Setup of willow:
// seq_mult
module seq_mult(d, done, clk, a, b, go, reset);
  parameter n=32, log2n=5;
  output [2*n-1:0] d;
  output reg done;
	input clk;
	input [n-1:0] a, b;
	input go, reset;
	reg c;
	reg [n-1:0] p, q, m;
	reg [log2n:0]count;
	reg [n:0] sum;
	reg [log2n:0] count_n;
	always @(posedge clk, posedge reset)
		if(reset == 1) begin
			done <= 0;
		end
    else if(reset == 0) begin
			if(go) begin
				c <= 0;
        p <= 0;
				q <= a;
				m <= b;
				done <= 0;
				count <= n;
      end
			else if (!done) begin
				if (q[0] == 0) begin
					sum = 0 + p; 
				end
				else begin
					sum = m + p; 
				end
				{c,p,q} <= {sum,q} >> 1;
				count_n = count - 1;
				count <= count_n;
				if (count_n == 0) begin
					done <= 1;
				end
			end
		end
	assign d = {p,q};
endmodule
Settings: LEC_CHECK=0, ABC_AREA=1, CAP_MARGIN=10, CORE_MARGIN=2, CORE_UTILIZATION=66, GPL_TIMING_DRIVEN=1, MAX_ROUTING_LAYER=met5, MIN_ROUTING_LAYER=met1, PLACE_DENSITY=0.62, SETUP_SLACK_MARGIN=-0.06, SLEW_MARGIN=25, TNS_END_PERCENT=95; clock period 2.23 ns.
run.sh (not shown) runs the stock make flow with config.mk's settings and CLKGATE_MAP_FILE=.
willow had finished all stages when the layout checks came back failing, citing setup timing.
diff inputs: willow => onyx
Settings: a change of CORE_UTILIZATION from 66 to 72; a change of PLACE_DENSITY from 0.62 to 0.64; a change of the clock period (ns, I/O delays scaled along) from 2.23 to 2.22.
## What came out
- From onyx to willow, area after synthesis did not move at all.
- Re area after detailed placement: willow was higher than onyx.
- onyx -> willow: net count entering floorplan delta 0, exact match
- Compare willow and onyx | post-CTS resize count higher: onyx
- Total die size in onyx vs willow: down 8.0%
- onyx did not make it past 5_1_grt, where a tool error ended it.
- Lower width of the die was reported by onyx, not willow.
diff inputs: onyx => maple
Settings: a deleted PLACE_DENSITY that had been 0.64; a deleted GPL_TIMING_DRIVEN that had been 1; a deleted MIN_ROUTING_LAYER that had been met1; an added PLACE_DENSITY_LB_ADDON of 0.15; a change of SLEW_MARGIN from 25 to 20; a deleted SETUP_SLACK_MARGIN that had been -0.06; a change of CORE_UTILIZATION from 72 to 40; a change of CAP_MARGIN from 10 to 20; a deleted MAX_ROUTING_LAYER that had been met5; a deleted TNS_END_PERCENT that had been 95; a change of the clock period (ns, I/O delays scaled along) from 2.22 to 3.3.
==> comparison <==
onyx -> maple: number of buffer cells added on primary ports delta 0, exact match
The placed cell count in maple sits 105 above the value recorded for onyx.
Diff maple..onyx | hold-fix buffer count after cts | unchanged
Against onyx, maple comes in 1.03 ns higher on minimum setup slack after placement.
Of maple and onyx, just one finished clean: maple.
When maple is measured against onyx, its die width turns out about 33% higher.
Compare maple and onyx | placed wire-length estimate lower: maple
Final weighted congestion of routability-driven global placement ended up 20% lower on maple than on onyx.


The RTL this note starts from:
==> flow/design.v <==
module seq_mult(d, done, clk, a, b, go, reset);
  parameter n=32, log2n=5;
  output [2*n-1:0] d;
  output reg done;
	input clk;
	input [n-1:0] a, b;
	input go, reset;
	reg c;
	reg [n-1:0] p, q, m;
	reg [log2n:0]count;
	reg [n:0] sum;
	reg [log2n:0] count_n;
	always @(posedge clk, posedge reset)
		if(reset == 1) begin
			done <= 0;
		end
    else if(reset == 0) begin
			if(go) begin
				c <= 0;
        p <= 0;
				q <= a;
				m <= b;
				done <= 0;
				count <= n;
      end
			else if (!done) begin
				if (q[0] == 0) begin
					sum = 0 + p; 
				end
				else begin
					sum = m + p; 
				end
				{c,p,q} <= {sum,q} >> 1;
				count_n = count - 1;
				count <= count_n;
				if (count_n == 0) begin
					done <= 1;
				end
			end
		end
	assign d = {p,q};
endmodule
make LEC_CHECK=0 ABC_AREA=0 CAP_MARGIN=10 CELL_PAD_IN_SITES_DETAIL_PLACEMENT=2 CELL_PAD_IN_SITES_GLOBAL_PLACEMENT=3 CORE_MARGIN=2 CORE_UTILIZATION=20 CTS_CLUSTER_DIAMETER=27 GPL_TIMING_DRIVEN=1 MAX_ROUTING_LAYER=met5 MIN_ROUTING_LAYER=met1 PLACE_DENSITY_LB_ADDON=0.19 SLEW_MARGIN=0 TNS_END_PERCENT=60 finish   # period 3.35 ns
Change:
==> flow/config.mk (replaced) <==
export PLATFORM = sky130hd
export DESIGN_NAME = seq_mult
export DESIGN_NICKNAME = seq_mult
export VERILOG_FILES = /design/flow/design.v
export SDC_FILE = /design/flow/constraint.sdc
export NUM_CORES = 4
export LEC_CHECK = 0
export CAP_MARGIN = 20
export CORE_MARGIN = 2
export CORE_UTILIZATION = 59
export SLEW_MARGIN = 20
==> flow/constraint.sdc (replaced) <==
create_clock -name core_clock -period 1.65 [get_ports {clk}]
set_input_delay 0.3300 -clock core_clock [delete_from_list [all_inputs] [get_ports {clk}]]
set_output_delay 0.3300 -clock core_clock [all_outputs]
set_load 0.01 [all_outputs]
Outcome: This time the run aborted during global routing (5_1_grt); die area decreases by well over a third; synthesized area does not change; synthesized cell count is unchanged.
Change:
--- a/flow/config.mk
+++ b/flow/config.mk
@@ -10 +10,2 @@
-export CORE_UTILIZATION = 59
+export CORE_UTILIZATION = 70
+export CTS_CLUSTER_SIZE = 24
==> flow/constraint.sdc (replaced) <==
create_clock -name core_clock -period 2.3 [get_ports {clk}]
set_input_delay 0.4600 -clock core_clock [delete_from_list [all_inputs] [get_ports {clk}]]
set_output_delay 0.4600 -clock core_clock [all_outputs]
set_load 0.01 [all_outputs]
Effect: The changed run never finished: it broke off in detailed placement (3_5_place_dp) (DPL-0033); synthesized area stays the same; synthesized cell count stays the same; die area decreases by 15%.
Change:
--- a/flow/config.mk
+++ b/flow/config.mk
@@ -11 +11,4 @@
-export CTS_CLUSTER_SIZE = 24
+export CTS_CLUSTER_DIAMETER = 381
+export CTS_CLUSTER_SIZE = 38
+export HOLD_SLACK_MARGIN = -0.09
+export PLACE_DENSITY = 0.6
==> flow/constraint.sdc (replaced) <==
create_clock -name core_clock -period 2.77 [get_ports {clk}]
set_input_delay 0.5540 -clock core_clock [delete_from_list [all_inputs] [get_ports {clk}]]
set_output_delay 0.5540 -clock core_clock [all_outputs]
set_load 0.01 [all_outputs]
What happened: This time the run died in global routing (5_1_grt), error GRT-0232. Die area stays the same. Synthesized cell count stays the same. Area after synthesis does not change.
Change:
--- a/flow/config.mk
+++ b/flow/config.mk
@@ -10,4 +10,2 @@
-export CORE_UTILIZATION = 70
-export CTS_CLUSTER_DIAMETER = 381
-export CTS_CLUSTER_SIZE = 38
-export HOLD_SLACK_MARGIN = -0.09
+export CORE_UTILIZATION = 58
+export CTS_CLUSTER_SIZE = 97
==> flow/constraint.sdc (replaced) <==
create_clock -name core_clock -period 2.62 [get_ports {clk}]
set_input_delay 0.5240 -clock core_clock [delete_from_list [all_inputs] [get_ports {clk}]]
set_output_delay 0.5240 -clock core_clock [all_outputs]
set_load 0.01 [all_outputs]
Effect:
- This time the run finished but failed the layout checks on setup timing
- die area climbs by about 20%
- synthesized cell count stays the same
- area after synthesis does not change
Change:
--- a/flow/config.mk
+++ b/flow/config.mk
@@ -10,2 +10 @@
-export CORE_UTILIZATION = 58
-export CTS_CLUSTER_SIZE = 97
+export CORE_UTILIZATION = 40
==> flow/constraint.sdc (replaced) <==
create_clock -name core_clock -period 3.3 [get_ports {clk}]
set_input_delay 0.6600 -clock core_clock [delete_from_list [all_inputs] [get_ports {clk}]]
set_output_delay 0.6600 -clock core_clock [all_outputs]
set_load 0.01 [all_outputs]
=> The changed run ran to the end with no violations; power drops by about a fifth; final cell count climbs slightly; sequential share of layout area climbs by 1.8 points; wire length drops by a little under a tenth; cell area drops by a few percent; sequential power drops by about a fifth; via count drops by a little under a tenth; worst hold slack gains 0.16 ns; global-route usage drops by 11 points; setup slack gains 0.44 ns.
Power is estimated from default activity; no workload was simulated.
